==> flow/design.v <==
module S_AXI_LITE#(
		parameter integer S_AXI_LITE_SIZE = 5,
		parameter integer S_AXI_DATA_SIZE = 32 
		)(
		input S_AXI_ACLK,
		input S_AXI_ARESETN,
        input  [ 31 : 0] S_AXI_LITE_ARADDR,
        output S_AXI_LITE_ARREADY,
        input  S_AXI_LITE_ARVALID,
        output S_AXI_LITE_RVALID,
        input  S_AXI_LITE_RREADY,
        output [S_AXI_DATA_SIZE - 1: 0] S_AXI_LITE_RDATA,
        input  [ 31 : 0] S_AXI_LITE_AWADDR,
        output S_AXI_LITE_AWREADY,
        input  S_AXI_LITE_AWVALID,
        input  S_AXI_LITE_WVALID,
        output S_AXI_LITE_WREADY,
        input  [S_AXI_DATA_SIZE - 1: 0] S_AXI_LITE_WDATA,
        output S_AXI_LITE_BVALID,
        input S_AXI_LITE_BREADY
		);
		reg [S_AXI_DATA_SIZE - 1: 0] axi_reg0;
		reg [S_AXI_DATA_SIZE - 1: 0] axi_reg1;
		reg [S_AXI_DATA_SIZE - 1: 0] axi_reg2;
		reg [S_AXI_DATA_SIZE - 1: 0] axi_reg3;
		reg [S_AXI_DATA_SIZE - 1: 0] axi_reg4;
		reg [S_AXI_DATA_SIZE - 1: 0] axi_reg5;
        reg [ 31 : 0] axi_araddr ;
        reg [ 31 : 0] axi_awaddr ;
        reg [S_AXI_DATA_SIZE - 1: 0] axi_wdata;
        reg [S_AXI_DATA_SIZE - 1: 0] axi_rdata;
        reg awready;
        reg wready;
        reg awlatch;
        reg bvalid;
        reg axi_wen;
        reg axi_wack;
        reg arready;
        reg rvalid;
        reg axi_rvalid;
        assign S_AXI_LITE_AWREADY = awready;
        assign S_AXI_LITE_WREADY  = wready;
        assign S_AXI_LITE_BVALID = bvalid;
        assign S_AXI_LITE_ARREADY = arready;
        assign S_AXI_LITE_RVALID = axi_rvalid;
        assign S_AXI_LITE_RDATA = axi_rdata;
        always@(posedge S_AXI_ACLK)
          if(S_AXI_ARESETN == 'b0)
            bvalid <= 0;
          else if(S_AXI_LITE_BREADY && ~bvalid)
            bvalid <= 'b1;
          else
            bvalid <= 'b0;
        always@(posedge S_AXI_ACLK)
          if(S_AXI_ARESETN == 'b0)
            awready <= 'b0;
          else if(S_AXI_LITE_AWVALID && S_AXI_LITE_WVALID && ~awready)
            awready <= 'b1;
          else if(wready)
            awready <= 'b0;
          else
            awready <= awready;
        always@(posedge S_AXI_ACLK)
            if(S_AXI_ARESETN == 'b0)
                axi_awaddr <= 0;
            else if (awready)
                axi_awaddr <= S_AXI_LITE_AWADDR;
            else
                axi_awaddr <= axi_awaddr;
        always@(posedge S_AXI_ACLK)
          if(S_AXI_ARESETN == 'b0)
            wready <= 0;
          else if(S_AXI_LITE_WVALID && ~wready && awready)
            wready <= 'b1;
          else
            wready <= 'b0;
        always@(posedge S_AXI_ACLK)
          if(S_AXI_ARESETN == 'b0) begin
            axi_wdata <= 0;
            axi_wen <= 0;
          end else if(awready && wready) begin
            axi_wdata <= S_AXI_LITE_WDATA;
            axi_wen <= 'b1;
          end else if(axi_wen)
            axi_wen <= 'b0;
          else begin
            axi_wdata <= axi_wdata;
            axi_wen <= axi_wen;
          end
        always@(posedge S_AXI_ACLK)
          if(S_AXI_ARESETN == 'b0)begin
		    axi_reg0 <= 0;
		    axi_reg1 <= 0;
		    axi_reg2 <= 0;
		    axi_reg3 <= 0;
		    axi_reg4 <= 0;
		    axi_reg5 <= 0;
		  end else if (axi_awaddr[ S_AXI_LITE_SIZE - 1 :0] == 5'd0)begin
            if(axi_wen) begin
             axi_reg0<= axi_wdata;
             axi_wack <= 'b1;
            end else begin
             axi_reg0<= axi_reg0;
             axi_wack <= 'b0;
            end
		  end else if (axi_awaddr[ S_AXI_LITE_SIZE - 1 :0] == 5'd4)begin
            if(axi_wen) begin
             axi_reg1<= axi_wdata;
             axi_wack <= 'b1;
            end else begin
             axi_reg1<= axi_reg1;
             axi_wack <= 'b0;
            end
		  end else if (axi_awaddr[ S_AXI_LITE_SIZE - 1 :0] == 5'd8)begin
            if(axi_wen) begin
             axi_reg2<= axi_wdata;
             axi_wack <= 'b1;
            end else begin
             axi_reg2<= axi_reg2;
             axi_wack <= 'b0;
            end
		  end else if (axi_awaddr[ S_AXI_LITE_SIZE - 1 :0] == 5'd12)begin
            if(axi_wen) begin
             axi_reg3<= axi_wdata;
             axi_wack <= 'b1;
            end else begin
             axi_reg3<= axi_reg3;
             axi_wack <= 'b0;
            end
		  end else if (axi_awaddr[ S_AXI_LITE_SIZE - 1 :0] == 5'd16)begin
            if(axi_wen) begin
             axi_reg4<= axi_wdata;
             axi_wack <= 'b1;
            end else begin
             axi_reg4<= axi_reg4;
             axi_wack <= 'b0;
            end
		  end else if (axi_awaddr[ S_AXI_LITE_SIZE - 1 :0] == 5'd20)begin
            if(axi_wen) begin
             axi_reg5<= axi_wdata;
             axi_wack <= 'b1;
            end else begin
             axi_reg5<= axi_reg5;
             axi_wack <= 'b0;
            end
		  end
        always@(posedge  S_AXI_ACLK)
          if(S_AXI_ARESETN == 'b0)
            arready <= 'b0;
          else if(S_AXI_LITE_ARVALID && ~arready)
            arready <= 'b1;
          else
            arready <= 'b0;
        always@(posedge S_AXI_ACLK)
          if(S_AXI_ARESETN == 'b0)
            axi_araddr <= 0;
          else if(arready)
            axi_araddr <= S_AXI_LITE_ARADDR;
          else
            axi_araddr <= axi_araddr;
        always@(posedge  S_AXI_ACLK)
          if(S_AXI_ARESETN == 'b0)
            rvalid <= 'b0;
          else if(arready && S_AXI_LITE_RREADY && ~rvalid)
            rvalid <= 'b1;
          else
            rvalid <= 'b0;
        always@(posedge S_AXI_ACLK)
          if(S_AXI_ARESETN == 'b0)begin
            axi_rvalid <= 'b0;
            axi_rdata <= 'b0;
		  end else if(axi_araddr[ S_AXI_LITE_SIZE - 1 :0] == 5'd0)begin
            if(rvalid)begin
              axi_rdata <= axi_reg0;
              axi_rvalid <= 'b1;
            end else begin
              axi_rvalid <= 'b0;
              axi_rdata <= axi_rdata;
            end
		  end else if(axi_araddr[ S_AXI_LITE_SIZE - 1 :0] == 5'd4)begin
            if(rvalid)begin
              axi_rdata <= axi_reg1;
              axi_rvalid <= 'b1;
            end else begin
              axi_rvalid <= 'b0;
              axi_rdata <= axi_rdata;
            end
		  end else if(axi_araddr[ S_AXI_LITE_SIZE - 1 :0] == 5'd8)begin
            if(rvalid)begin
              axi_rdata <= axi_reg2;
              axi_rvalid <= 'b1;
            end else begin
              axi_rvalid <= 'b0;
              axi_rdata <= axi_rdata;
            end
		  end else if(axi_araddr[ S_AXI_LITE_SIZE - 1 :0] == 5'd12)begin
            if(rvalid)begin
              axi_rdata <= axi_reg3;
              axi_rvalid <= 'b1;
            end else begin
              axi_rvalid <= 'b0;
              axi_rdata <= axi_rdata;
            end
		  end else if(axi_araddr[ S_AXI_LITE_SIZE - 1 :0] == 5'd16)begin
            if(rvalid)begin
              axi_rdata <= axi_reg4;
              axi_rvalid <= 'b1;
            end else begin
              axi_rvalid <= 'b0;
              axi_rdata <= axi_rdata;
            end
		  end else if(axi_araddr[ S_AXI_LITE_SIZE - 1 :0] == 5'd20)begin
            if(rvalid)begin
              axi_rdata <= axi_reg5;
              axi_rvalid <= 'b1;
            end else begin
              axi_rvalid <= 'b0;
              axi_rdata <= axi_rdata;
            end
			end else begin
              axi_rvalid <= 'b0;
              axi_rdata <= axi_rdata;
            end
endmodule
==> flow/run.sh <==
#!/bin/bash
# the make line also repeats each setting of config.mk as NAME=value (left out here)
make -C /OpenROAD-flow-scripts/flow DESIGN_CONFIG=/design/flow/config.mk WORK_HOME=/design/flow/orfs CLKGATE_MAP_FILE= finish
==> flow/config.mk <==
export PLATFORM = sky130hd
export DESIGN_NAME = S_AXI_LITE
export DESIGN_NICKNAME = S_AXI_LITE
export VERILOG_FILES = /design/flow/design.v
export SDC_FILE = /design/flow/constraint.sdc
export NUM_CORES = 4
export LEC_CHECK = 0
export ABC_AREA = 1
export CAP_MARGIN = 20
export CORE_MARGIN = 2
export CORE_UTILIZATION = 72
export CTS_CLUSTER_SIZE = 39
export HOLD_SLACK_MARGIN = -0.09
export PLACE_DENSITY_LB_ADDON = 0.3
export SLEW_MARGIN = 20
==> flow/constraint.sdc <==
create_clock -name core_clock -period 1.75 [get_ports {S_AXI_ACLK}]
set_input_delay 0.3500 -clock core_clock [delete_from_list [all_inputs] [get_ports {S_AXI_ACLK}]]
set_output_delay 0.3500 -clock core_clock [all_outputs]
set_load 0.01 [all_outputs]
==> run summary, run 1 <==
yosys + openroad results -> status complete, but fails checks, SO Faults negative setup slack, worst r2r dst axi_reg2[14], Synth Flop Type dfxtp_1, Lkg Pwr roughly 5.7 nW, Synth-to-Final Area Change 24.1%, GRT Util Overall about two fifths, final setup violating endpoints 55, syn avg cell area 7.34 um^2, power in sequential cells roughly 0.0063 W, Die W 128 um, largest net degree at the start of global routing approximately 74, H-tree depth 1, Synth top area share ~50%, crit-path cells nor2_1 > nand2_1 > nor4_4 > buf_4 > buf_6 > o21ai_0 > a21oi_1, XORs/XNORs by Area 0%, drt pass-1 iters 17, worst r2r src axi_awaddr[0], aoi share 24.7%, top post-synthesis cells by count 280 x a21oi_1, 273 x dfxtp_1, 238 x nand2_1, CTS clk-pin slew, worst paths 0.06 ns, Max Cap Violations 0, cell area after synthesis between 0.01 and 0.015 mm^2, CP Depth 7, Min-Delay Endpoint axi_reg0[31], CP Buf/Inv Count 2, Synth Seq Share 49.7%, Power Total between 0.01 and 0.015 W, remaining antenna violation count 0, crit path launch axi_awaddr[0], first-pass GRT wire length 54.6 mm, Top pwr grp sequential cells, gp weighted congestion 0.797, Die Footprint 0.0163 mm^2, root buf cell clkbuf_16, Clock Sinks 273, WL/cell ~26 um, FMAX about 450 MHz, fin. max-slew vios 0, Cell variety after synth 22, dpl hpwl between 15 and 20 mm, Net Sw Frac around a quarter, final wirelength roughly 45 mm, hold path depth 3, Clock Power roughly 0.0061 W, CP endpoint kind flip-flop, Worst-Margin Slew between 0.7 and 0.8 ns, Port Buffers approximately 85, Remaining DRCs 0, clock buffer depth 3, Seq pwr share between 40% and 50%, clock buffer count from CTS 26, yosys stat chip area 0.0110 mm^2, Std-Cell Rows roughly 45, total gr overflow 0, Top delay family on crit path simple AND/OR/NAND/NOR gates, CP max stage delay 0.43 ns, PnR worst setup slack -0.468 ns, vias per inst about 7.3, Comb power roughly 0.0015 W, Mux area share 0%, and+or+nand+nor area frac 15.8%, FA/HA/MAJ Cells, Area Fraction 0%, Max FO, Critical Path 15, Top cells by area dfxtp_1 50%, a21oi_1 13%, o21ai_0 9.6%, nand2_1 8.1%, inv_1 4.4%, skew final roughly 0.023 ns, TritonCTS clock tree built, vias between 10k and 15k, ys cells between 1k and 1.5k, Clk pwr share 43.8%, Hold WC Path Type primary input to flip-flop, Flops after synth 273, final worst path period need 2.22 ns, hold_ws approximately 0.22 ns, kind of critical path flip-flop to flip-flop, Ys Warns 1, Critical Path AT roughly 2.6 ns, Int Pwr between 0.01 and 0.015 W, initial drt markers around 3.5k, Floorplan Utilization between 70% and 80%, Die Y-Extent approximately 130 um, count of library flops with an enable pin 0, Nets roughly 1.7k, vias in the first global route ~11k, Boundary Pins around 140, flop2flop setup slack -0.47 ns, Late-Pin Clk Latency approximately 0.55 ns, initial antenna violation count 2, Final Cycle Share 127%, Core Region 0.0150 mm^2, Nets at Floorplan 1600, OpenROAD warning count 82, startpoint types flip-flop, relative slew slack 47.1%, Top logic family AND-OR/OR-AND gates, RSZ-0062 raised after global routing true, Synth async-reset ratio 0%, CP endpoint axi_reg2[14], R2R cell count 7, Total Neg Setup Slack -4.72 ns, VDD IR-drop max between 0.9 and 1 mV, final hold vios 0, Crit-path slowest cell a21oi_1, Syn Inst Count 1497, Comb power frac between 10% and 20%, P_sw 0.00356 W, CP required roughly 2.1 ns, Synth area leader dfxtp_1, min-delay src S_AXI_ARESETN, Synth top cell by count a21oi_1, power density cells 1010 mW/mm^2
==> per-layer routing <==
metal | vias to the layer above | share of wire, % | track usage (%)
met3 | 660 | 17 | 7.50
met5 | - | 0.029 | 0
met1 | 5584 | 31 | 50.7
met4 | 2 | 11 | 26.4
met2 | 1576 | 40 | 67.9
li1 | 5091 | - | -
==> stage by stage <==
step | instance area [um^2] | utilization [%] | setup slack, ns | std cells
finish | 13600 | 90.7 | -0.468 | 1767
global route | 13600 | 90.7 | -0.467 | 1766
CTS | 13200 | 88.0 | -0.00268 | 1753
detailed placement | 12200 | 81.3 | -0.0565 | 1700
global placement | 12200 | 81.3 | 0.00920 | 1700
floorplan | 11000 | - | 0.182 | 1497
==> final cells by class <==
| cell class | instances | area, um^2 |
|---|---|---|
| sequential | 273 | 5470 |
| timing repair buffer | 148 | 1780 |
| antenna | 1 | 2.50 |
| fill | 612 | 1390 |
| tap | 188 | 235 |
| clock buffer | 38 | 777 |
| multi-input combinational | 942 | 4620 |
| clock inverter | 6 | 105 |
| inverter | 171 | 654 |
==> what timing repair did <==
action	in CTS	in global routing
setup endpoints to repair	45	96
buffers inserted	6	8
hold buffers	0	0
endpoints found under the hold margin	0	0
cloned	3	7
gates resized	27	86
pin swaps	3	6
==> inputs of run 2 (changes only) <==
Settings changed: CAP_MARGIN 20 to 5, CELL_PAD_IN_SITES_DETAIL_PLACEMENT set to 2, CELL_PAD_IN_SITES_GLOBAL_PLACEMENT set to 0, CORE_MARGIN 2 to 4, CORE_UTILIZATION 72 to 63, CTS_CLUSTER_DIAMETER set to 257, CTS_CLUSTER_SIZE 39 to 18, GPL_ROUTABILITY_DRIVEN set to 1, GPL_TIMING_DRIVEN set to 1, HOLD_SLACK_MARGIN -0.09 to unset, MAX_ROUTING_LAYER set to met4, MIN_ROUTING_LAYER set to met2, PLACE_DENSITY set to 0.8, PLACE_DENSITY_LB_ADDON 0.3 to unset, SETUP_SLACK_MARGIN set to 0.5, SLEW_MARGIN 20 to 35, TNS_END_PERCENT set to 5.
Clock period 1.75 ns to 3.82 ns, I/O delays scaled along.
==> run summary, run 2 <==
run metrics: Core Region ~0.017 mm^2, Syn Inst Count approximately 1.5k, Synth area leader dfxtp_1, Halt Reason [ERROR DPL-0033] detailed placement checks failed during check placement., FA/HA/MAJ Cells, Area Fraction 0%, status aborted with a tool error, XORs/XNORs by Area 0%, Top logic family AND-OR/OR-AND gates, Synth async-reset ratio 0%, Boundary Pins 140, top post-synthesis cells by count 280 x a21oi_1, 273 x dfxtp_1, 238 x nand2_1, Floorplan Utilization between 60% and 70%, Die Y-Extent approximately 140 um, Ys Warns 1, Die Footprint between 0.015 and 0.02 mm^2, cell area after synthesis between 0.01 and 0.015 mm^2, Std-Cell Rows roughly 48, Cell variety after synth 22, Synth Flop Type dfxtp_1, syn avg cell area about 7.3 um^2, yosys stat chip area roughly 0.011 mm^2, Die W between 100 and 150 um, count of library flops with an enable pin 0, aoi share approximately a quarter, ys cells between 1k and 1.5k, Nets at Floorplan roughly 1.6k, Top cells by area dfxtp_1 50%, a21oi_1 13%, o21ai_0 9.6%, nand2_1 8.1%, inv_1 4.4%, Synth Seq Share slightly below 50%, Port Buffers between 80 and 90, Synth top cell by count a21oi_1, gp weighted congestion about 0.75, Synth top area share 49.7%, and+or+nand+nor area frac between 10% and 20%, Mux area share 0%, Stopped at detailed placement (3_5_place_dp), Flops after synth about 270
run 2: metrics by stage:
step	hold WS, ns	setup WS [ns]	area, um^2	power [W]	instances
floorplan	0.397	2.17	11000	0.00326	1497
global placement	0.396	1.62	11900	0.00344	1717
==> inputs of run 3 (changes only) <==
Settings changed: ABC_AREA 1 to unset, CELL_PAD_IN_SITES_DETAIL_PLACEMENT 2 to unset, CORE_MARGIN 4 to 2, CORE_UTILIZATION 63 to 72, CTS_CLUSTER_DIAMETER 257 to 29, GPL_ROUTABILITY_DRIVEN 1 to unset, MIN_ROUTING_LAYER met2 to met1, SLEW_MARGIN 35 to 20, TNS_END_PERCENT 5 to 85.
Clock period 3.82 ns to 1.93 ns, I/O delays scaled along.
==> run summary, run 3 <==
run metrics: pre-CTS setup slack 0.128 ns, dpl hpwl around 19 mm, cell area after synthesis approximately 0.011 mm^2, Synth Flop Type dfxtp_1, Die Footprint 0.0166 mm^2, Cell variety after synth around 50, Stopped at clock tree synthesis (4_1_cts), Std-Cell Rows between 40 and 50, Die W between 100 and 150 um, yosys stat chip area 0.0112 mm^2, status aborted with a tool error, Die Y-Extent roughly 130 um, Synth area leader dfxtp_1, Synth top area share just under 50%, Syn Inst Count around 1.4k, Ys Warns 1, Top cells by area dfxtp_1 49%, nand2_1 13%, a21oi_1 10%, mux2i_1 3.8%, clkbuf_1 2.7%, Synth async-reset ratio 0%, count of library flops with an enable pin 0, Top logic family AND-OR/OR-AND gates, syn avg cell area approximately 8.0 um^2, Synth Seq Share about half, and+or+nand+nor area frac approximately a fifth, Nets at Floorplan 1494, Halt Reason [ERROR DPL-0038] Utilization greater than 100%, impossible to legalize, aoi share 22.7%, top post-synthesis cells by count 389 x nand2_1, 273 x dfxtp_1, 226 x a21oi_1, ys cells approximately 1.4k, Core Region 0.0152 mm^2, Flops after synth approximately 270, gp weighted congestion between 0.8 and 0.9, Floorplan Utilization approximately 74%, Synth top cell by count nand2_1, Mux area share 3.86%, Port Buffers ~85, FA/HA/MAJ Cells, Area Fraction 0%, XORs/XNORs by Area 0%, Boundary Pins ~140
==> run 3: per-stage QoR <==
stage	instances	util, %	instance area [um^2]	hold slack (ns)
after detailed placement	1592	81.3	12400	0.416
after floorplan	1391	-	11200	0.432
after global placement	1592	81.3	12400	0.403
==> inputs of run 4 (changes only) <==
Settings changed: CAP_MARGIN 5 to 20, CELL_PAD_IN_SITES_GLOBAL_PLACEMENT 0 to unset, CORE_UTILIZATION 72 to 60, CTS_CLUSTER_DIAMETER 29 to unset, CTS_CLUSTER_SIZE 18 to unset, GPL_TIMING_DRIVEN 1 to unset, MAX_ROUTING_LAYER met4 to unset, MIN_ROUTING_LAYER met1 to unset, PLACE_DENSITY 0.8 to unset, SETUP_SLACK_MARGIN 0.5 to unset, TNS_END_PERCENT 85 to unset.
Clock period 1.93 ns to 1.83 ns, I/O delays scaled along.
==> run summary, run 4 <==
yosys + openroad results -> Flops after synth approximately 270, Die W approximately 140 um, flop2flop setup slack 0.10 ns, CP endpoint S_AXI_LITE_RDATA[11], WL/cell between 15 and 20 um, RSZ-0062 raised after global routing false, P_sw 0.00284 W, Max Cap Violations 0, final worst path period need approximately 1.8 ns, remaining antenna violation count 0, Inserted Diodes 0, CP Buf/Inv Count 1, power density cells 940 mW/mm^2, Die Footprint between 0.015 and 0.02 mm^2, clock buffer count from CTS 28, XORs/XNORs by Area 0%, Total Neg Setup Slack 0 ns, TritonCTS clock tree built, Max FO, Critical Path 2, Cell variety after synth between 40 and 50, Top logic family AND-OR/OR-AND gates, largest net degree at the start of global routing around 45, root buf cell clkbuf_16, FMAX approximately 550 MHz, Remaining DRCs 0, FA/HA/MAJ Cells, Area Fraction 0%, Top cells by area dfxtp_1 49%, nand2_1 13%, a21oi_1 10%, mux2i_1 3.8%, clkbuf_1 2.7%, dpl hpwl roughly 18 mm, Synth async-reset ratio 0%, CP endpoint kind primary output, drt pass-1 iters 5, Std-Cell Rows 49, ys cells 1391, Final Non-Filler Cells 1686, Top pwr grp sequential cells, total gr overflow 0, Worst-Margin Slew around 0.49 ns, OpenROAD warning count 82, crit-path cells clkdlybuf4s50_1, Clk pwr share ~46%, Nets at Floorplan 1494, Fillers around 1.4k, skew final between 0.01 and 0.015 ns, aoi share between 20% and 30%, Int Pwr approximately 0.0099 W, status finished clean, Power Total about 0.013 W, Post-CTS Hold Fix Bufs 0, CP required about 1.5 ns, vias per inst ~6.1, Core Region between 0.015 and 0.02 mm^2, yosys stat chip area 0.0112 mm^2, Synth area leader dfxtp_1, GRT Util Overall a little under a third, Clock Sinks 273, first-pass GRT wire length between 50 and 60 mm, Synth Seq Share between 40 and 50%, Placed Cells incl. Taps 1632, Critical Path AT between 1 and 1.5 ns, Top delay family on crit path buffers and inverters, Net Sw Frac between 20% and 30%, cell area after synthesis about 0.011 mm^2, Boundary Pins about 140, vias approximately 10k, power in sequential cells roughly 0.0060 W, final hold vios 0, top post-synthesis cells by count 389 x nand2_1, 273 x dfxtp_1, 226 x a21oi_1, Comb power ~0.0008 W, initial drt markers 841, clock buffer depth 3, relative slew slack between 60% and 70%, Core Util, Final between 70% and 80%, H-tree depth 1, count of library flops with an enable pin 0, Nets around 1.5k, Port Buffers between 80 and 90, kind of critical path flip-flop to primary output, routed length on met1 14.0 mm, Multi-input gate area about 0.0052 mm^2, final setup violating endpoints 0, Late-Pin Clk Latency around 0.54 ns, fin. max-slew vios 0, met2 routed WL between 15 and 20 mm, min-delay src S_AXI_LITE_ARVALID, crit path launch axi_rdata[11], VDD IR-drop max about 0.75 mV, gp weighted congestion 0.834, Final Cycle Share between 90% and 100%, Synth top area share about half, Clock Power about 0.006 W, WL met3 roughly 2.2 mm, worst r2r dst axi_rdata[4], syn avg cell area about 8.0 um^2, Syn Inst Count approximately 1.4k, top routing layer in use met4, Hold WC Path Type primary input to flip-flop, Die Y-Extent approximately 140 um, Synth-to-Final Area Change 20.8%, initial antenna violation count 0, Min-Delay Endpoint arready, Floorplan Utilization between 60% and 70%, Crit-path slowest cell clkdlybuf4s50_1, Comb power frac between 6 and 7%, Sequential Area around 0.0055 mm^2, final wirelength around 32 mm, and+or+nand+nor area frac slightly below 20%, R2R cell count 5, Ys Warns 1, startpoint types flip-flop, Mux area share 3.86%, Synth top cell by count nand2_1, Seq pwr share roughly 47%, worst r2r src axi_araddr[4], PnR worst setup slack 0.0204 ns, vias in the first global route roughly 9.4k, Synth Flop Type dfxtp_1, Lkg Pwr 4.74 nW, pre-CTS setup slack about 0.11 ns, CTS clk-pin slew, worst paths 0.06 ns, CP Depth 1, CP max stage delay 0.55 ns, hold path depth 3
## run 4: area by class of cell
cell class                 count  share of cell area [%]
clock buffer                  45                    6.78
sequential                   273                    40.5
timing repair buffer         144                    11.8
multi-input combinational    985                    38.3
tap                          229                    2.12
clock inverter                 7                   0.444
inverter                       3                   0.120
## run 4: metrics by stage
step | cell area [um^2] | hold slack (ns)
finish | 13500 | 0.373
global route | 13500 | 0.389
CTS | 13500 | 0.367
detailed placement | 12500 | 0.413
global placement | 12500 | 0.405
floorplan | 11200 | 0.432
## run 4: repair_timing
action	in CTS	in global routing
pin swaps	0	0
resized	5	5
cloned	0	1
endpoints found under the setup margin	5	9
setup buffers	0	1
## run 4: routing by layer
metal	GRT usage (%)	vias to the layer above
li1	-	4903
met3	3.97	81
met4	9.47	0
met1	43.3	4816
met5	0	-
met2	53.6	406
==> inputs of run 5 (changes only) <==
Settings changed: CAP_MARGIN 20 to 0, CORE_UTILIZATION 60 to 70, CTS_CLUSTER_DIAMETER set to 184, CTS_CLUSTER_SIZE set to 37, PLACE_DENSITY_LB_ADDON set to 0.3.
Clock period 1.83 ns to 1.52 ns, I/O delays scaled along.
==> run summary, run 5 <==
run metrics: status aborted with a tool error, Stopped at global routing (5_1_grt), Top cells by area dfxtp_1 49%, nand2_1 13%, a21oi_1 10%, mux2i_1 3.8%, clkbuf_1 2.7%, clock buffer count from CTS 11, cell area after synthesis between 0.01 and 0.015 mm^2, yosys stat chip area around 0.011 mm^2, Post-CTS Hold Fix Bufs 0, Boundary Pins 140, count of library flops with an enable pin 0, gp weighted congestion 0.849, Core Region around 0.016 mm^2, Synth Flop Type dfxtp_1, Synth top area share between 40% and 50%, Mux area share 3.86%, Flops after synth about 270, H-tree depth 1, Floorplan Utilization between 70 and 80%, Synth top cell by count nand2_1, Std-Cell Rows around 46, and+or+nand+nor area frac between 10% and 20%, top post-synthesis cells by count 389 x nand2_1, 273 x dfxtp_1, 226 x a21oi_1, Die Y-Extent around 130 um, root buf cell clkbuf_16, FA/HA/MAJ Cells, Area Fraction 0%, Synth area leader dfxtp_1, Synth Seq Share 48.8%, Port Buffers between 80 and 90, Clock Sinks between 200 and 300, Top logic family AND-OR/OR-AND gates, aoi share a little under a quarter, dpl hpwl a little under 20 mm, Synth async-reset ratio 0%, Ys Warns 1, XORs/XNORs by Area 0%, Syn Inst Count about 1.4k, Die Footprint 0.0170 mm^2, ys cells approximately 1.4k, Cell variety after synth 49, Nets at Floorplan around 1.5k, syn avg cell area 8.05 um^2, clock buffer depth 3, Die W between 100 and 150 um
[run 5: what timing repair did]
action / 4_1_cts
resized: 99
cloned: 4
setup endpoints to repair: 91
pin swaps: 4
setup buffers: 11
[run 5: per-stage QoR]
step / hold slack (ns) / cells / setup slack, ns / instance area [um^2]
CTS: 0.322 / 1667 / -0.111 / 13300
detailed placement: 0.414 / 1639 / -0.132 / 12700
global placement: 0.405 / 1639 / -0.102 / 12700
floorplan: 0.418 / 1391 / -0.0979 / 11200
==> inputs of run 6 (changes only) <==
Settings changed: ABC_AREA set to 1, CAP_MARGIN 0 to 20, CORE_UTILIZATION 70 to 65, CTS_CLUSTER_DIAMETER 184 to unset, CTS_CLUSTER_SIZE 37 to unset, PLACE_DENSITY_LB_ADDON 0.3 to unset.
Clock period 1.52 ns to 2.62 ns, I/O delays scaled along.
==> run summary, run 6 <==
yosys + openroad results -> Net Sw Frac 23.8%, PnR worst setup slack a little under 0.6 ns, power density cells 683 mW/mm^2, Floorplan Utilization 66.5%, clock buffer depth 3, Mux area share 0%, P_sw around 0.0021 W, startpoint types flip-flop, flop2flop setup slack ~0.6 ns, initial drt markers between 900 and 1k, final setup violating endpoints 0, TritonCTS clock tree built, Max Cap Violations 0, Lkg Pwr slightly below 5 nW, Synth Flop Type dfxtp_1, Syn Inst Count about 1.5k, Final Non-Filler Cells ~1.8k, largest net degree at the start of global routing roughly 210, FA/HA/MAJ Cells, Area Fraction 0%, total gr overflow 0, pre-CTS setup slack 0.642 ns, first-pass GRT wire length about 47 mm, kind of critical path flip-flop to primary output, final worst path period need around 2.0 ns, dpl hpwl between 15 and 20 mm, H-tree depth 1, Late-Pin Clk Latency roughly 0.53 ns, final hold vios 0, Synth-to-Final Area Change 17.3%, Ys Warns 1, Synth top area share approximately 50%, Die Y-Extent 134 um, worst r2r dst axi_rdata[18], Comb power about 0.00075 W, R2R cell count 11, top post-synthesis cells by count 280 x a21oi_1, 273 x dfxtp_1, 238 x nand2_1, and+or+nand+nor area frac around 16%, Cell variety after synth 22, yosys stat chip area 0.0110 mm^2, aoi share ~25%, CP endpoint S_AXI_LITE_AWREADY, Top cells by area dfxtp_1 50%, a21oi_1 13%, o21ai_0 9.6%, nand2_1 8.1%, inv_1 4.4%, min-delay src bvalid, cell area after synthesis between 0.01 and 0.015 mm^2, Top delay family on crit path buffers and inverters, Synth async-reset ratio 0%, skew final roughly 0.012 ns, gp weighted congestion ~0.8, OpenROAD warning count 84, XORs/XNORs by Area 0%, CP Depth 1, count of library flops with an enable pin 0, crit-path cells clkdlybuf4s50_1, WL/cell between 15 and 20 um, Flops after synth between 200 and 300, ys cells ~1.5k, Comb power frac ~8.5%, Core Region 0.0165 mm^2, remaining antenna violation count 0, RSZ-0062 raised after global routing false, GRT Util Overall 31.4%, Die Footprint around 0.018 mm^2, FMAX 490 MHz, CP endpoint kind primary output, Total Neg Setup Slack 0 ns, Post-CTS Hold Fix Bufs 0, Nets at Floorplan roughly 1.6k, Hold WC Path Type flip-flop to flip-flop, Int Pwr around 0.0067 W, CP Buf/Inv Count 1, hold path depth 1, Min-Delay Endpoint bvalid, relative slew slack 46.6%, Seq pwr share between 40% and 50%, status finished clean, Inserted Diodes 0, Placed Cells incl. Taps about 1.7k, Final Cycle Share about 78%, Synth top cell by count a21oi_1, syn avg cell area approximately 7.3 um^2, Worst-Margin Slew 0.801 ns, Crit-path slowest cell clkdlybuf4s50_1, Std-Cell Rows about 47, crit path launch awready, drt pass-1 iters 5, Synth Seq Share a little under 50%, power in sequential cells 0.00420 W, Top logic family AND-OR/OR-AND gates, Clock Power just under 0.004 W, Core Util, Final between 70 and 80%, vias in the first global route 9472, VDD IR-drop max around 0.57 mV, CTS clk-pin slew, worst paths ~0.05 ns, Remaining DRCs 0, Port Buffers about 85, worst r2r src axi_araddr[0], final wirelength between 20 and 30 mm, root buf cell clkbuf_16, Clock Sinks 273, CP max stage delay approximately 0.58 ns, Synth area leader dfxtp_1, Critical Path AT 1.52 ns, Boundary Pins roughly 140, fin. max-slew vios 0, vias 10.2k, Nets between 1.5k and 2k, initial antenna violation count 0, Max FO, Critical Path 7, CTS-repair resized insts 0, Post-CTS Setup Inserts 0, clock buffer count from CTS 27, CP required 2.10 ns, Top pwr grp sequential cells, vias per inst between 5 and 6, Clk pwr share between 40 and 50%, Die W roughly 130 um
run 6: layer usage:
metal  GRT usage, %  routed length, um  up-vias  part of all wire (%)
met1           44.6              12700     4763                    45
met4           8.42                557        0                   2.0
met3           3.21               2010       47                   7.1
li1               -                  -     5021                     -
met5              0                  0        -                     0
met2           51.8              13200      411                    46
run 6: cell type report:
type                            instances  area (um^2)
Clock inverter                          7         91.3
Sequential cell                       273         5470
Tap cell                              220          275
Fill cell                            1224         3640
Clock buffer                           42          792
Timing Repair Buffer                  112         1130
Inverter                              171          642
Multi-Input combinational cell        942         4490
run 6: metrics by stage:
stage / total power (W) / area (um^2) / hold WS [ns]
floorplan: 0.00476 / 11000 / 0.397
global placement: 0.00501 / 12000 / 0.395
detailed placement: 0.00502 / 12000 / 0.411
CTS: 0.00882 / 12900 / 0.418
global route: 0.00906 / 12900 / 0.435
finish: 0.00880 / 12900 / 0.413
==> inputs of run 7 (changes only) <==
Settings changed: ABC_AREA 1 to 0, CAP_MARGIN 20 to 5, CELL_PAD_IN_SITES_DETAIL_PLACEMENT set to 1, CELL_PAD_IN_SITES_GLOBAL_PLACEMENT set to 2, CORE_ASPECT_RATIO set to 0.68, CORE_MARGIN 2 to 4, CORE_UTILIZATION 65 to 68, CTS_CLUSTER_DIAMETER set to 229, CTS_CLUSTER_SIZE set to 25, GPL_ROUTABILITY_DRIVEN set to 0, GPL_TIMING_DRIVEN set to 1, HOLD_SLACK_MARGIN set to -0.05, MAX_ROUTING_LAYER set to met5, MIN_ROUTING_LAYER set to met2, PLACE_DENSITY set to 0.8, SETUP_SLACK_MARGIN set to 0.5, SLEW_MARGIN 20 to 35, TNS_END_PERCENT set to 5.
Clock period 2.62 ns to 4.12 ns, I/O delays scaled along.
==> run summary, run 7 <==
run metrics: and+or+nand+nor area frac 19.6%, Synth Seq Share around half, Halt Reason [ERROR GPL-0301] Utilization 133.107 % exceeds 100%., Core Region between 0.015 and 0.02 mm^2, Floorplan Utilization 69.9%, Top logic family AND-OR/OR-AND gates, Std-Cell Rows 38, Synth top cell by count nand2_1, ys cells ~1.4k, Cell variety after synth ~49, Synth Flop Type dfxtp_1, aoi share between 20% and 30%, Die Footprint roughly 0.019 mm^2, Die Y-Extent approximately 110 um, FA/HA/MAJ Cells, Area Fraction 0%, syn avg cell area between 8 and 9 um^2, status aborted with a tool error, Nets at Floorplan 1494, top post-synthesis cells by count 389 x nand2_1, 273 x dfxtp_1, 226 x a21oi_1, Flops after synth 273, Ys Warns 1, Synth async-reset ratio 0%, count of library flops with an enable pin 0, Mux area share 3.86%, Die W around 160 um, Syn Inst Count about 1.4k, Stopped at global placement without I/O (3_1_place_gp_skip_io), Top cells by area dfxtp_1 49%, nand2_1 13%, a21oi_1 10%, mux2i_1 3.8%, clkbuf_1 2.7%, Synth area leader dfxtp_1, cell area after synthesis between 0.01 and 0.015 mm^2, Synth top area share slightly below 50%, yosys stat chip area between 0.01 and 0.015 mm^2, XORs/XNORs by Area 0%
==> inputs of run 8 (changes only) <==
Settings changed: ABC_AREA 0 to unset, CAP_MARGIN 5 to 20, CELL_PAD_IN_SITES_DETAIL_PLACEMENT 1 to unset, CELL_PAD_IN_SITES_GLOBAL_PLACEMENT 2 to unset, CORE_ASPECT_RATIO 0.68 to unset, CORE_MARGIN 4 to 2, CORE_UTILIZATION 68 to 72, CTS_CLUSTER_DIAMETER 229 to unset, CTS_CLUSTER_SIZE 25 to unset, GPL_ROUTABILITY_DRIVEN 0 to unset, GPL_TIMING_DRIVEN 1 to unset, HOLD_SLACK_MARGIN -0.05 to unset, MAX_ROUTING_LAYER met5 to unset, MIN_ROUTING_LAYER met2 to unset, PLACE_DENSITY 0.8 to 0.95, SETUP_SLACK_MARGIN 0.5 to unset, SLEW_MARGIN 35 to 20, TNS_END_PERCENT 5 to unset.
Clock period 4.12 ns to 1.77 ns, I/O delays scaled along.
==> run summary, run 8 <==
yosys + openroad results -> Top cells by area dfxtp_1 49%, nand2_1 13%, a21oi_1 10%, mux2i_1 3.8%, clkbuf_1 2.7%, largest net degree at the start of global routing approximately 45, clock buffer depth 3, FMAX 471 MHz, vias in the first global route ~11k, PnR worst setup slack -0.351 ns, final worst path period need between 2 and 2.5 ns, met2 usage 69.1%, Core Region ~0.015 mm^2, Total Neg Setup Slack -1.71 ns, cell area after synthesis ~0.011 mm^2, met3 Use GR 10.6%, Top pwr grp sequential cells, Clock Sinks roughly 270, Crit-path slowest cell o2111ai_1, final hold vios 0, Comb power frac under 10%, Nets between 1.5k and 2k, status complete, but fails checks, Net Sw Frac between 20% and 30%, OpenROAD warning count 81, global route hottest layer met2, Int Pwr about 0.01 W, clock buffer count from CTS 26, vias ~12k, Clock Power roughly 0.0059 W, ys cells approximately 1.4k, Final Non-Filler Cells about 1.6k, worst r2r src axi_araddr[2], total gr overflow 0, crit-path cells buf_4 > nor4_1 > mux2i_1 > o2111ai_1 > a31oi_1, Late-Pin Clk Latency between 0.5 and 0.6 ns, initial antenna violation count 4, Min-Delay Endpoint arready, Top delay family on crit path AND-OR/OR-AND gates, initial drt markers between 2k and 2.5k, startpoint types flip-flop, P_sw 0.00306 W, crit path launch axi_araddr[2], Top logic family AND-OR/OR-AND gates, count of library flops with an enable pin 0, TritonCTS clock tree built, dpl hpwl 19.3 mm, Boundary Pins roughly 140, Floorplan Utilization approximately three quarters, Synth-to-Final Area Change 20.7%, Sequential Area about 0.0055 mm^2, Port Buffers between 80 and 90, and+or+nand+nor area frac about a fifth, vias per inst between 7 and 8, gp weighted congestion roughly 0.86, power in sequential cells between 0.006 and 0.007 W, syn avg cell area 8.05 um^2, first-pass GRT wire length 57.5 mm, SO Faults negative setup slack, relative slew slack between 40% and 50%, Multi-input gate area between 0.005 and 0.006 mm^2, H-tree depth 1, final setup violating endpoints 20, Hold WC Path Type primary input to flip-flop, pre-CTS setup slack between 0.07 and 0.08 ns, grt met1 use between 50% and 60%, CP endpoint kind flip-flop, CP required ~2.2 ns, CP Depth 5, Placed Cells incl. Taps about 1.6k, Die Footprint 0.0166 mm^2, power density cells approximately 970 mW/mm^2, Ys Warns 1, Lkg Pwr 5.00 nW, XORs/XNORs by Area 0%, top post-synthesis cells by count 389 x nand2_1, 273 x dfxtp_1, 226 x a21oi_1, CP max stage delay about 0.65 ns, final wirelength approximately 41 mm, Synth top cell by count nand2_1, Synth async-reset ratio 0%, Worst-Margin Slew ~0.77 ns, flop2flop setup slack -0.35 ns, worst r2r dst axi_rdata[31], Max Cap Violations 0, hold path depth 3, Die Y-Extent roughly 130 um, Critical Path AT around 2.5 ns, Comb power slightly below 0.0009 W, Std-Cell Rows between 40 and 50, Cell variety after synth a little under 50, root buf cell clkbuf_16, GRT Util Overall between 40% and 50%, Synth area leader dfxtp_1, min-delay src S_AXI_LITE_ARVALID, aoi share ~23%, Clk pwr share 45.5%, skew final ~0.033 ns, Synth Seq Share ~50%, Flops after synth roughly 270, Die W 129 um, Remaining DRCs 0, R2R cell count 5, Final Cycle Share 120%, kind of critical path flip-flop to flip-flop, Fillers about 660, Max FO, Critical Path 25, VDD IR-drop max roughly 0.86 mV, yosys stat chip area between 0.01 and 0.015 mm^2, Syn Inst Count 1391, Post-CTS Hold Fix Bufs 0, fin. max-slew vios 0, CP Buf/Inv Count 1, Seq pwr share between 40% and 50%, remaining antenna violation count 0, drt pass-1 iters 11, CP endpoint axi_rdata[31], Mux area share under 10%, Synth Flop Type dfxtp_1, CTS clk-pin slew, worst paths roughly 0.07 ns, FA/HA/MAJ Cells, Area Fraction 0%, Synth top area share 48.8%, WL/cell ~25 um, RSZ-0062 raised after global routing true, Nets at Floorplan between 1k and 1.5k
[run 8: metrics by stage]
step	power, W	cell area, um^2	utilization [%]	hold slack (ns)
finish	0.0131	13500	88.9	0.347
global route	0.0133	13500	88.8	0.373
CTS	0.0129	13300	87.8	0.350
detailed placement	0.00716	12500	82.0	0.419
global placement	0.00714	12500	82.0	0.407
floorplan	0.00676	11200	-	0.432
[run 8: cell type report]
cell class / instances / share of cell area (%)
antenna: 2 / 0.0370
clock buffer: 37 / 5.72
clock inverter: 10 / 0.926
inverter: 3 / 0.120
multi-input combinational: 985 / 38.9
sequential: 273 / 40.5
tap: 188 / 1.74
timing repair buffer: 150 / 12.0
[run 8: what timing repair did]
item,in CTS,in global routing
endpoints found under the setup margin,19,129
pin swaps,0,3
resized,19,39
setup buffers,0,3
gates cloned,0,1
[run 8: layer usage]
layer	share of wire (%)	up-vias
met5	0	-
met4	9.6	0
met3	16	470
met2	42	1280
met1	32	5426
li1	-	4909
==> inputs of run 9 (changes only) <==
Settings changed: ABC_AREA set to 1, CAP_MARGIN 20 to 10, CTS_CLUSTER_DIAMETER set to 234, PLACE_DENSITY 0.95 to 0.65.
Clock period 1.77 ns to 1.91 ns, I/O delays scaled along.
==> run summary, run 9 <==
yosys + openroad results -> CP Buf/Inv Count 1, Inserted Diodes 0, final hold vios 0, vias approximately 11k, Cell variety after synth 22, fin. max-slew vios 0, FMAX between 500 and 600 MHz, Final Cycle Share a little over nine tenths, power density cells about 900 mW/mm^2, Clk pwr share a little over two fifths, skew final between 0.006 and 0.007 ns, hold path depth 3, first-pass GRT wire length between 40 and 50 mm, Boundary Pins approximately 140, Top logic family AND-OR/OR-AND gates, Clock Sinks around 270, worst r2r dst axi_rdata[6], Max FO, Critical Path 5, final wirelength ~30 mm, OpenROAD warning count 84, Clock Power 0.00503 W, clock buffer depth 3, Remaining DRCs 0, initial drt markers ~1.2k, Synth Flop Type dfxtp_1, dpl hpwl around 16 mm, Synth top cell by count a21oi_1, Synth async-reset ratio 0%, clock buffer count from CTS 27, flop2flop setup slack ~0.08 ns, crit path launch arready, Comb power frac under 10%, Post-CTS Hold Fix Bufs 0, Top delay family on crit path buffers and inverters, Power Total approximately 0.012 W, and+or+nand+nor area frac approximately 16%, aoi share between 20% and 30%, cell area after synthesis ~0.011 mm^2, Crit-path slowest cell clkdlybuf4s50_1, Hold WC Path Type primary input to flip-flop, Port Buffers 85, initial antenna violation count 0, Synth Seq Share about half, Final Non-Filler Cells roughly 1.7k, Synth area leader dfxtp_1, Ys Warns 1, CP required approximately 1.5 ns, CP endpoint kind primary output, largest net degree at the start of global routing 130, Floorplan Utilization between 70 and 80%, drt pass-1 iters 6, Std-Cell Rows between 40 and 50, relative slew slack ~66%, kind of critical path flip-flop to primary output, worst r2r src axi_araddr[0], Top cells by area dfxtp_1 50%, a21oi_1 13%, o21ai_0 9.6%, nand2_1 8.1%, inv_1 4.4%, CTS clk-pin slew, worst paths ~0.060 ns, total gr overflow 0, Net Sw Frac between 20% and 30%, P_sw ~0.0029 W, GRT Util Overall roughly 36%, Max Cap Violations 0, Critical Path AT around 1.5 ns, yosys stat chip area around 0.011 mm^2, Nets at Floorplan between 1.5k and 2k, Nets between 1.5k and 2k, VDD IR-drop max 0.783 mV, Die Y-Extent approximately 130 um, syn avg cell area 7.34 um^2, vias per inst just over 6, R2R cell count 8, min-delay src S_AXI_ARESETN, Mux area share 0%, Placed Cells incl. Taps roughly 1.7k, Synth top area share ~50%, Syn Inst Count roughly 1.5k, Die Footprint ~0.016 mm^2, WL/cell 17.0 um, startpoint types flip-flop, CP endpoint S_AXI_LITE_ARREADY, crit-path cells clkdlybuf4s50_1, Seq pwr share 48.6%, CP max stage delay roughly 0.57 ns, power in sequential cells between 0.005 and 0.006 W, final worst path period need between 1.5 and 2 ns, TritonCTS clock tree built, Post-CTS Setup Inserts 0, Die W approximately 130 um, count of library flops with an enable pin 0, vias in the first global route ~10k, XORs/XNORs by Area 0%, Min-Delay Endpoint axi_reg0[31], Int Pwr roughly 0.009 W, ys cells around 1.5k, remaining antenna violation count 0, root buf cell clkbuf_16, Top pwr grp sequential cells, FA/HA/MAJ Cells, Area Fraction 0%, CP Depth 1, Flops after synth 273, Lkg Pwr around 5.0 nW, Worst-Margin Slew roughly 0.5 ns, Core Region 0.0150 mm^2, H-tree depth 1, gp weighted congestion 0.817, Synth-to-Final Area Change 18.1%, top post-synthesis cells by count 280 x a21oi_1, 273 x dfxtp_1, 238 x nand2_1, Comb power around 0.0011 W, Total Neg Setup Slack 0 ns, status finished clean, Late-Pin Clk Latency ~0.53 ns, final setup violating endpoints 0
-- run 9: final cells by class --
class | count | area, um^2
repair buffers | 124 | 1300
clock buffers | 40 | 805
flip-flops and latches | 273 | 5470
multi-input cells | 942 | 4490
well taps | 188 | 235
clock inverters | 6 | 30.0
fillers | 927 | 2060
inverters | 171 | 644
-- run 9: per-stage QoR --
stage	util [%]	area (um^2)	hold slack, ns	worst slack (ns)
floorplan	-	11000	0.397	0.342
global placement	80.6	12100	0.398	0.152
detailed placement	80.6	12100	0.409	0.0975
CTS	86.1	12900	0.163	0.0263
global route	86.3	13000	0.189	-0.0151
finish	86.3	13000	0.165	0.0358
-- run 9: routing by layer --
metal | up-vias | share of wire, % | wire length (um) | GRT usage, %
met3 | 98 | 8.9 | 2650 | 5.86
met5 | - | 0 | 0 | 0
met1 | 4871 | 40 | 11900 | 47.2
li1 | 5044 | - | - | -
met2 | 547 | 48 | 14100 | 59.6
met4 | 0 | 3.1 | 929 | 14.9
-- run 9: repair_timing --
action | 4_1_cts | 5_1_grt
setup endpoints to repair | 1 | 26
resized | 1 | 8
cloned | 0 | 0
endpoints found under the hold margin | 0 | 0
==> inputs of run 10 (changes only) <==
Settings changed: ABC_AREA 1 to unset, CAP_MARGIN 10 to 35, CELL_PAD_IN_SITES_GLOBAL_PLACEMENT set to 3, CORE_UTILIZATION 72 to 21, CTS_CLUSTER_DIAMETER 234 to unset, GPL_TIMING_DRIVEN set to 0, PLACE_DENSITY 0.65 to unset, PLACE_DENSITY_LB_ADDON set to 0.16, SETUP_SLACK_MARGIN set to -0.11, SLEW_MARGIN 20 to 30.
Clock period 1.91 ns to 3.59 ns, I/O delays scaled along.
==> run summary, run 10 <==
yosys + openroad results -> CP max stage delay 0.70 ns, Boundary Pins 140, top post-synthesis cells by count 389 x nand2_1, 273 x dfxtp_1, 226 x a21oi_1, Die Footprint 0.0552 mm^2, worst r2r src axi_araddr[1], Top cells by area dfxtp_1 49%, nand2_1 13%, a21oi_1 10%, mux2i_1 3.8%, clkbuf_1 2.7%, Critical Path AT 3.11 ns, remaining antenna violation count 0, vias per inst ~4.6, Total Neg Setup Slack 0 ns, initial antenna violation count 1, Max FO, Critical Path 10, aoi share between 20% and 30%, Nets at Floorplan 1494, total gr overflow 0, hold path depth 1, fin. max-slew vios 0, Late-Pin Clk Latency 0.56 ns, power in sequential cells between 0.003 and 0.004 W, FMAX around 370 MHz, Die W between 200 and 250 um, Core Region 0.0527 mm^2, syn avg cell area ~8 um^2, Ys Warns 1, CP Depth 6, Top logic family AND-OR/OR-AND gates, RSZ-0062 raised after global routing false, WL/cell approximately 22 um, dpl hpwl around 34 mm, drt pass-1 iters 4, pre-CTS setup slack 0.443 ns, startpoint types flip-flop, Synth async-reset ratio 0%, Power Total about 0.007 W, Syn Inst Count roughly 1.4k, final wirelength between 40 and 50 mm, count of library flops with an enable pin 0, Seq pwr share between 40 and 50%, Min-Delay Endpoint bvalid, Synth Flop Type dfxtp_1, P_sw between 0.0015 and 0.002 W, most used cell, CP clkbuf_1, OpenROAD warning count 80, final setup violating endpoints 0, final worst path period need roughly 2.7 ns, CTS-repair resized insts 0, PnR worst setup slack 0.910 ns, Top delay family on crit path buffers and inverters, Comb power ~0.00043 W, H-tree depth 2, crit path launch axi_araddr[1], Synth Seq Share just under 50%, Lkg Pwr roughly 4.6 nW, R2R cell count 6, Flops after synth roughly 270, Remaining DRCs 0, XORs/XNORs by Area 0%, CP endpoint axi_rdata[10], initial drt markers 568, skew final between 0.03 and 0.04 ns, largest net degree at the start of global routing 12, CP required approximately 4 ns, final hold vios 0, Mux area share 3.86%, Nets 1617, Comb power frac a little over 6%, root buf cell clkbuf_16, relative slew slack around two fifths, min-delay src bvalid, Synth-to-Final Area Change 25.3%, FA/HA/MAJ Cells, Area Fraction 0%, status finished clean, worst r2r dst axi_rdata[10], Floorplan Utilization a little over a fifth, VDD IR-drop max 0.239 mV, CTS clk-pin slew, worst paths around 0.050 ns, TritonCTS clock tree built, Post-CTS Setup Inserts 0, clock buffer depth 3, Post-CTS Hold Fix Bufs 0, Die Y-Extent between 200 and 250 um, Inserted Diodes 0, CP Buf/Inv Count 2, Final Cycle Share 74.6%, Net Sw Frac between 20% and 30%, GRT Util Overall about 18%, Port Buffers ~84, Cell variety after synth between 40 and 50, first-pass GRT wire length between 70 and 80 mm, Std-Cell Rows about 84, kind of critical path flip-flop to flip-flop, yosys stat chip area 0.0112 mm^2, Synth top cell by count nand2_1, Top pwr grp clock, and+or+nand+nor area frac between 10% and 20%, clock buffer count from CTS 37, CP endpoint kind flip-flop, crit-path cells clkbuf_1 > nor3b_2 > clkbuf_1 > a21boi_0 > o32ai_1 > a21oi_1, vias a little over 10k, power density cells 500 mW/mm^2, Synth top area share a little under 50%, flop2flop setup slack just over 0.9 ns, cell area after synthesis about 0.011 mm^2, Clk pwr share around 50%, Int Pwr about 0.0053 W, Crit-path slowest cell nor3b_2, vias in the first global route approximately 10k, Clock Power 0.00352 W, Synth area leader dfxtp_1, Worst-Margin Slew 0.924 ns, Clock Sinks ~270, gp weighted congestion 0.731, Hold WC Path Type flip-flop to flip-flop, ys cells between 1k and 1.5k, Max Cap Violations 0
-- run 10: layout make-up --
type | count | area [um^2]
Multi-Input combinational cell | 985 | 5170
Clock inverter | 4 | 56.3
Fill cell | 5805 | 38600
Inverter | 3 | 11.3
Clock buffer | 56 | 1070
Tap cell | 688 | 861
Buffer | 130 | 552
Timing Repair Buffer | 84 | 841
Sequential cell | 273 | 5470
-- run 10: through the flow --
step	instances	cell area (um^2)	hold WS [ns]	util, %
2_1_floorplan	1391	11200	0.432	-
3_5_place_dp	2163	12900	0.423	24.5
6_report	2223	14000	0.428	26.6
5_1_grt	2223	14000	0.441	26.6
4_1_cts	2223	14000	0.430	26.6
3_3_place_gp	2163	12900	0.409	24.5
-- run 10: per-layer routing --
layer	track usage [%]	up-vias	wire, um
met1	23.9	4968	23500
met3	2.21	59	1520
met4	5.18	0	998
met5	0	-	0
li1	-	5077	-
met2	29.6	171	23500
==> inputs of run 11 (changes only) <==
Settings changed: CAP_MARGIN 35 to 20, CELL_PAD_IN_SITES_GLOBAL_PLACEMENT 3 to 2, CORE_UTILIZATION 21 to 46, CTS_CLUSTER_SIZE set to 70, GPL_TIMING_DRIVEN 0 to 1, MIN_ROUTING_LAYER set to met1, PLACE_DENSITY set to 0.46, PLACE_DENSITY_LB_ADDON 0.16 to unset, SETUP_SLACK_MARGIN -0.11 to unset, SLEW_MARGIN 30 to 20, TNS_END_PERCENT set to 70.
Clock period 3.59 ns to 1.73 ns, I/O delays scaled along.
==> run summary, run 11 <==
yosys + openroad results -> status finished clean, and+or+nand+nor area frac around 20%, Finished Cell Area 0.0140 mm^2, OpenROAD warning count approximately 82, Final Cycle Share approximately 97%, dpl hpwl 21.2 mm, vias 10.1k, Net Sw Frac a little under a quarter, Worst-Margin Slew approximately 0.50 ns, power density cells between 900 and 1000 mW/mm^2, Int Pwr 0.0106 W, Hold WC Path Type primary input to flip-flop, vias per inst 5.59, clock buffer count from CTS 30, initial antenna violation count 0, power in sequential cells about 0.0064 W, skew final ~0.0068 ns, Floorplan Utilization between 40 and 50%, Top pwr grp clock, CP required between 2 and 2.5 ns, count of library flops with an enable pin 0, Top logic family AND-OR/OR-AND gates, Port Buffers about 85, clock buffer depth 3, Clock Sinks 273, remaining antenna violation count 0, relative slew slack approximately 67%, hold path depth 3, Crit-path slowest cell dfxtp_4, startpoint types flip-flop, Core Util, Final 58.0%, Synth area leader dfxtp_1, Boundary Pins around 140, Mux area share under 10%, pre-CTS setup slack around 0.016 ns, CP endpoint axi_rdata[14], Core Region between 0.02 and 0.025 mm^2, Synth-to-Final Area Change 24.9%, Top delay family on crit path buffers and inverters, Critical Path AT 2.13 ns, min-delay src S_AXI_LITE_ARVALID, DP Area between 0.01 and 0.015 mm^2, Lkg Pwr about 5 nW, cell area after synthesis approximately 0.011 mm^2, Synth async-reset ratio 0%, Max Cap Violations 0, aoi share a little under a quarter, crit path launch axi_araddr[1], CP Depth 8, XORs/XNORs by Area 0%, P_sw around 0.0032 W, TritonCTS clock tree built, Cell variety after synth around 49, syn avg cell area 8.05 um^2, largest net degree at the start of global routing 33, GRT Util Overall about 27%, Comb power 0.000915 W, Syn Inst Count around 1.4k, first-pass GRT wire length roughly 55 mm, H-tree depth 1, Min-Delay Endpoint arready, total gr overflow 0, Comb power frac under 10%, crit-path cells buf_4 > nor3b_4 > buf_4 > buf_12 > clkbuf_16 > and3_1 > o32ai_1 > a21oi_1, yosys stat chip area approximately 0.011 mm^2, Clock Power 0.00652 W, Die W 160 um, top post-synthesis cells by count 389 x nand2_1, 273 x dfxtp_1, 226 x a21oi_1, Seq pwr share 46.2%, gp weighted congestion around 0.76, CP max stage delay ~0.4 ns, Remaining DRCs 0, Synth Seq Share between 40% and 50%, Flops after synth between 200 and 300, Total Neg Setup Slack 0 ns, VDD IR-drop max 0.737 mV, Max FO, Critical Path 16, Die Footprint 0.0256 mm^2, flop2flop setup slack approximately 0.053 ns, final hold vios 0, final setup violating endpoints 0, worst r2r src axi_araddr[1], root buf cell clkbuf_16, final wirelength around 36 mm, Die Y-Extent 160 um, WL/cell 19.8 um, worst r2r dst axi_rdata[14], Inserted Diodes 0, Synth top cell by count nand2_1, final worst path period need ~1.7 ns, initial drt markers around 750, Nets at Floorplan roughly 1.5k, drt pass-1 iters 5, Late-Pin Clk Latency roughly 0.57 ns, Std-Cell Rows roughly 57, Synth top area share between 40% and 50%, CP endpoint kind flip-flop, PnR worst setup slack ~0.053 ns, ys cells about 1.4k, FMAX ~600 MHz, FA/HA/MAJ Cells, Area Fraction 0%, Ys Warns 1, Top cells by area dfxtp_1 49%, nand2_1 13%, a21oi_1 10%, mux2i_1 3.8%, clkbuf_1 2.7%, R2R cell count 8, CP Buf/Inv Count 4, vias in the first global route around 9.4k, Synth Flop Type dfxtp_1, most used cell, CP buf_4, Nets ~1.6k, kind of critical path flip-flop to flip-flop, Clk pwr share 47.2%, fin. max-slew vios 0, CTS clk-pin slew, worst paths approximately 0.060 ns
## run 11: area by class of cell
type / instances / area [um^2]
Clock buffer: 48 / 958
Sequential cell: 273 / 5480
Multi-Input combinational cell: 985 / 5240
Inverter: 3 / 16.3
Fill cell: 2288 / 10100
Timing Repair Buffer: 168 / 1820
Clock inverter: 6 / 71.3
Tap cell: 324 / 405
## run 11: what timing repair did
item / 4_1_cts / 5_1_grt
hold buffers: 0 / 0
setup endpoints to repair: 38 / 32
cloned: 0 / 1
resized: 39 / 13
hold endpoints to repair: 0 / 0
pin swaps: 0 / 3
setup buffers: 0 / 2
## run 11: per-stage QoR
stage	hold slack, ns	power [W]	cells
finish	0.312	0.0138	1807
global route	0.346	0.0142	1807
CTS	0.301	0.0139	1804
detailed placement	0.414	0.00741	1750
global placement	0.404	0.00741	1750
floorplan	0.432	0.00691	1391
## run 11: routing by layer
| layer | vias to the layer above | GRT usage, % | share of wire [%] | routed length (um) |
|---|---|---|---|---|
| met4 | 0 | 7.08 | 2.2 | 770 |
| met2 | 308 | 45.2 | 46 | 16600 |
| met1 | 4775 | 37.6 | 46 | 16400 |
| met5 | - | 0 | 0 | 0 |
| met3 | 63 | 3.14 | 5.6 | 2010 |
| li1 | 4950 | - | - | - |
==> inputs of run 12 (changes only) <==
Settings changed: CAP_MARGIN 20 to 5, CELL_PAD_IN_SITES_GLOBAL_PLACEMENT 2 to 0, CORE_MARGIN 2 to 4, CORE_UTILIZATION 46 to 67, CTS_CLUSTER_DIAMETER set to 257, CTS_CLUSTER_SIZE 70 to 18, MAX_ROUTING_LAYER set to met4, PLACE_DENSITY 0.46 to 0.8, SETUP_SLACK_MARGIN set to 0.5, TNS_END_PERCENT 70 to 5.
Clock period 1.73 ns to 2.85 ns, I/O delays scaled along.
==> run summary, run 12 <==
yosys + openroad results -> remaining antenna violation count 0, CTS clk-pin slew, worst paths about 0.08 ns, WL/cell 20.0 um, Top logic family AND-OR/OR-AND gates, Total Neg Setup Slack 0 ns, top post-synthesis cells by count 389 x nand2_1, 273 x dfxtp_1, 226 x a21oi_1, Seq pwr share 56.8%, Finished Cell Area ~0.013 mm^2, Mux area share a little under 4%, final setup violating endpoints 0, Syn Inst Count around 1.4k, drt pass-1 iters 5, relative slew slack between 40% and 50%, Boundary Pins 140, yosys stat chip area ~0.011 mm^2, Post-CTS Hold Fix Bufs 0, Synth top cell by count nand2_1, Max Cap Violations 0, worst r2r dst axi_rdata[13], cell area after synthesis 0.0112 mm^2, RSZ-0062 raised after global routing true, Clock Power roughly 0.0025 W, Final Cycle Share 80.4%, Ys Warns 1, vias in the first global route 9935, Inserted Diodes 0, gp weighted congestion about 0.84, Critical Path AT ~1.7 ns, Late-Pin Clk Latency approximately 0.5 ns, Top delay family on crit path buffers and inverters, CP Buf/Inv Count 1, power in sequential cells 0.00389 W, power density cells 544 mW/mm^2, Cell variety after synth 49, Synth Flop Type dfxtp_1, Top pwr grp sequential cells, Worst-Margin Slew between 0.8 and 0.9 ns, Die W between 100 and 150 um, Nets at Floorplan 1494, Die Y-Extent 137 um, dpl hpwl 18.5 mm, Comb power frac between 6 and 7%, Hold WC Path Type flip-flop to flip-flop, Crit-path slowest cell clkdlybuf4s50_1, DP Area between 0.01 and 0.015 mm^2, TritonCTS clock tree built, final wirelength ~32 mm, Nets between 1.5k and 2k, Int Pwr roughly 0.0052 W, Max FO, Critical Path 10, CP endpoint kind primary output, crit-path cells clkdlybuf4s50_1, Clk pwr share between 30% and 40%, aoi share between 20 and 25%, CP max stage delay 0.62 ns, CTS-repair resized insts 0, Synth-to-Final Area Change 12.5%, Std-Cell Rows 46, Clock Sinks 273, Power Total a little under 0.007 W, FA/HA/MAJ Cells, Area Fraction 0%, Die Footprint ~0.019 mm^2, Synth async-reset ratio 0%, syn avg cell area around 8.0 um^2, Post-CTS Setup Inserts 0, Comb power 0.000437 W, Final Non-Filler Cells 1620, vias 10.4k, status finished clean, crit path launch awready, clock buffer depth 3, kind of critical path flip-flop to primary output, GRT Util Overall a little over a third, root buf cell clkbuf_16, Top cells by area dfxtp_1 49%, nand2_1 13%, a21oi_1 10%, mux2i_1 3.8%, clkbuf_1 2.7%, fin. max-slew vios 0, CP required 2.28 ns, skew final ~0.015 ns, flop2flop setup slack roughly 0.65 ns, initial antenna violation count 0, count of library flops with an enable pin 0, FMAX 436 MHz, CP Depth 1, P_sw 0.00162 W, Port Buffers around 85, Lkg Pwr ~4.2 nW, total gr overflow 0, min-delay src bvalid, R2R cell count 5, clock buffer count from CTS 19, Placed Cells incl. Taps around 1.6k, hold path depth 1, final worst path period need 2.29 ns, Fillers 1202, and+or+nand+nor area frac approximately a fifth, Core Util, Final about four fifths, Synth area leader dfxtp_1, CP endpoint S_AXI_LITE_AWREADY, OpenROAD warning count 84, startpoint types flip-flop, Net Sw Frac between 20% and 30%, Remaining DRCs 0, Synth Seq Share 48.8%, worst r2r src axi_araddr[4], H-tree depth 1, initial drt markers slightly above 1k, first-pass GRT wire length ~52 mm, ys cells roughly 1.4k, Synth top area share between 40% and 50%, VDD IR-drop max roughly 0.60 mV, XORs/XNORs by Area 0%, vias per inst 6.39, Min-Delay Endpoint bvalid, largest net degree at the start of global routing between 100 and 150, Floorplan Utilization 69.5%, Flops after synth 273, final hold vios 0, Core Region 0.0161 mm^2
==> run 12: layer usage <==
metal / routed length [um] / part of all wire (%) / track usage (%)
met5: 0 / 0 / -
met4: 1080 / 3.3 / 13.0
met3: 3280 / 10 / 5.99
met2: 15200 / 47 / 56.9
met1: 12900 / 40 / 44.7
==> run 12: cell type report <==
type	instances	area [um^2]	share of cell area (%)
clock buffers	20	479	3.81
repair buffers	121	1150	9.10
flip-flops and latches	273	5470	43.5
multi-input cells	985	5180	41.2
well taps	216	270	2.15
inverters	3	16.3	0.129
clock inverters	2	25.0	0.199
==> run 12: metrics by stage <==
step,hold slack (ns),worst slack (ns)
2_1_floorplan,0.432,1.15
3_3_place_gp,0.403,0.559
3_5_place_dp,0.408,0.512
4_1_cts,0.418,0.506
5_1_grt,0.450,0.486
6_report,0.417,0.557
==> inputs of run 13 (changes only) <==
Settings changed: CAP_MARGIN 5 to 35, CORE_ASPECT_RATIO set to 1.31, CORE_MARGIN 4 to 9, CORE_UTILIZATION 67 to 34, CTS_CLUSTER_DIAMETER 257 to 32, CTS_CLUSTER_SIZE 18 to unset, GPL_TIMING_DRIVEN 1 to unset, MIN_ROUTING_LAYER met1 to unset, PLACE_DENSITY 0.8 to 0.42, SETUP_SLACK_MARGIN 0.5 to unset, TNS_END_PERCENT 5 to 70.
Clock period 2.85 ns to 2.48 ns, I/O delays scaled along.
==> run summary, run 13 <==
yosys + openroad results -> status finished clean, initial antenna violation count 0, P_sw about 0.0027 W, final worst path period need about 2.1 ns, Port Buffers between 80 and 90, Synth top cell by count nand2_1, OpenROAD warning count between 80 and 90, Post-CTS Hold Fix Bufs 0, vias per inst approximately 5.2, flop2flop setup slack between 0.4 and 0.5 ns, root buf cell clkbuf_16, Critical Path AT between 1.5 and 2 ns, and+or+nand+nor area frac approximately a fifth, TritonCTS clock tree built, Ys Warns 1, Inserted Diodes 0, crit-path cells buf_4 > clkdlybuf4s50_1, Cell variety after synth around 50, Seq pwr share a little under two fifths, Top cells by area dfxtp_1 49%, nand2_1 13%, a21oi_1 10%, mux2i_1 3.8%, clkbuf_1 2.7%, Die W 177 um, Mux area share 3.86%, worst r2r src axi_araddr[4], CP max stage delay around 0.57 ns, gp weighted congestion around 0.71, initial drt markers approximately 600, Floorplan Utilization 34.7%, FA/HA/MAJ Cells, Area Fraction 0%, WL/cell 20.3 um, VDD IR-drop max ~0.65 mV, Synth async-reset ratio 0%, vias 9938, Top pwr grp clock, Synth area leader dfxtp_1, CTS clk-pin slew, worst paths 0.04 ns, Syn Inst Count approximately 1.4k, FMAX 476 MHz, CP Depth 2, ys cells 1391, drt pass-1 iters 5, relative slew slack approximately half, Synth top area share ~50%, Hold WC Path Type primary input to flip-flop, total gr overflow 0, remaining antenna violation count 0, Comb power between 0.0005 and 0.0006 W, GRT Util Overall 19.7%, Clk pwr share between 50% and 60%, crit path launch awready, Post-CTS Setup Inserts 0, first-pass GRT wire length slightly below 60 mm, Min-Delay Endpoint arready, Remaining DRCs 0, aoi share a little under a quarter, Flops after synth ~270, Top logic family AND-OR/OR-AND gates, startpoint types flip-flop, worst r2r dst axi_rdata[26], Total Neg Setup Slack 0 ns, final hold vios 0, Crit-path slowest cell clkdlybuf4s50_1, Final Cycle Share approximately 85%, cell area after synthesis between 0.01 and 0.015 mm^2, vias in the first global route between 9k and 10k, fin. max-slew vios 0, top post-synthesis cells by count 389 x nand2_1, 273 x dfxtp_1, 226 x a21oi_1, R2R cell count 5, skew final 0.00869 ns, H-tree depth 2, Nets at Floorplan between 1k and 1.5k, Worst-Margin Slew ~0.75 ns, CP endpoint S_AXI_LITE_AWREADY, Lkg Pwr ~4.9 nW, Late-Pin Clk Latency 0.55 ns, Int Pwr between 0.009 and 0.01 W, count of library flops with an enable pin 0, Boundary Pins ~140, yosys stat chip area roughly 0.011 mm^2, power density cells approximately 850 mW/mm^2, CTS-repair resized insts 0, clock buffer depth 3, Clock Sinks 273, Top delay family on crit path buffers and inverters, kind of critical path flip-flop to primary output, final setup violating endpoints 0, DP Area 0.0125 mm^2, Clock Power ~0.0072 W, final wirelength 38.8 mm, Max FO, Critical Path 10, CP Buf/Inv Count 2, Synth Flop Type dfxtp_1, CP required about 2.0 ns, Finished Cell Area approximately 0.014 mm^2, Max Cap Violations 0, Std-Cell Rows around 75, Comb power frac 4.6%, Nets 1552, XORs/XNORs by Area 0%, Net Sw Frac 21.9%, min-delay src S_AXI_ARESETN, Synth-to-Final Area Change 27.5%, dpl hpwl roughly 22 mm, Synth Seq Share 48.8%, CP endpoint kind primary output, largest net degree at the start of global routing roughly 140, Die Footprint 0.0398 mm^2, hold path depth 3, clock buffer count from CTS 54, power in sequential cells approximately 0.0045 W, RSZ-0062 raised after global routing false, Core Region approximately 0.032 mm^2, syn avg cell area a little over 8 um^2, Die Y-Extent approximately 230 um
==> run 13: final cells by class <==
type / instances / area (um^2)
Timing Repair Buffer: 132 / 1270
Fill cell: 3326 / 18000
Multi-Input combinational cell: 985 / 5190
Tap cell: 423 / 529
Clock inverter: 22 / 274
Inverter: 3 / 16.3
Clock buffer: 71 / 1530
Sequential cell: 273 / 5470
==> run 13: metrics by stage <==
stage / util, % / total power, W / setup WS (ns) / hold slack (ns) / instances
after floorplan: - / 0.00482 / 0.856 / 0.432 / 1391
after global placement: 38.7 / 0.00512 / 0.476 / 0.407 / 1816
after detailed placement: 38.7 / 0.00512 / 0.463 / 0.411 / 1816
after CTS: 44.2 / 0.0123 / 0.337 / 0.257 / 1909
after global routing: 44.2 / 0.0126 / 0.258 / 0.269 / 1909
final: 44.2 / 0.0122 / 0.379 / 0.267 / 1909
==> run 13: metal layers <==
layer  track usage [%]  vias to the layer above  share of wire, %
met3              3.06                       58               4.1
met1              23.4                     4753                44
met2              34.1                      179                51
met5                 -                        -                 0
met4              5.16                        0               1.6
li1                  -                     4948                 -
Power and IR drop assume default switching activity.
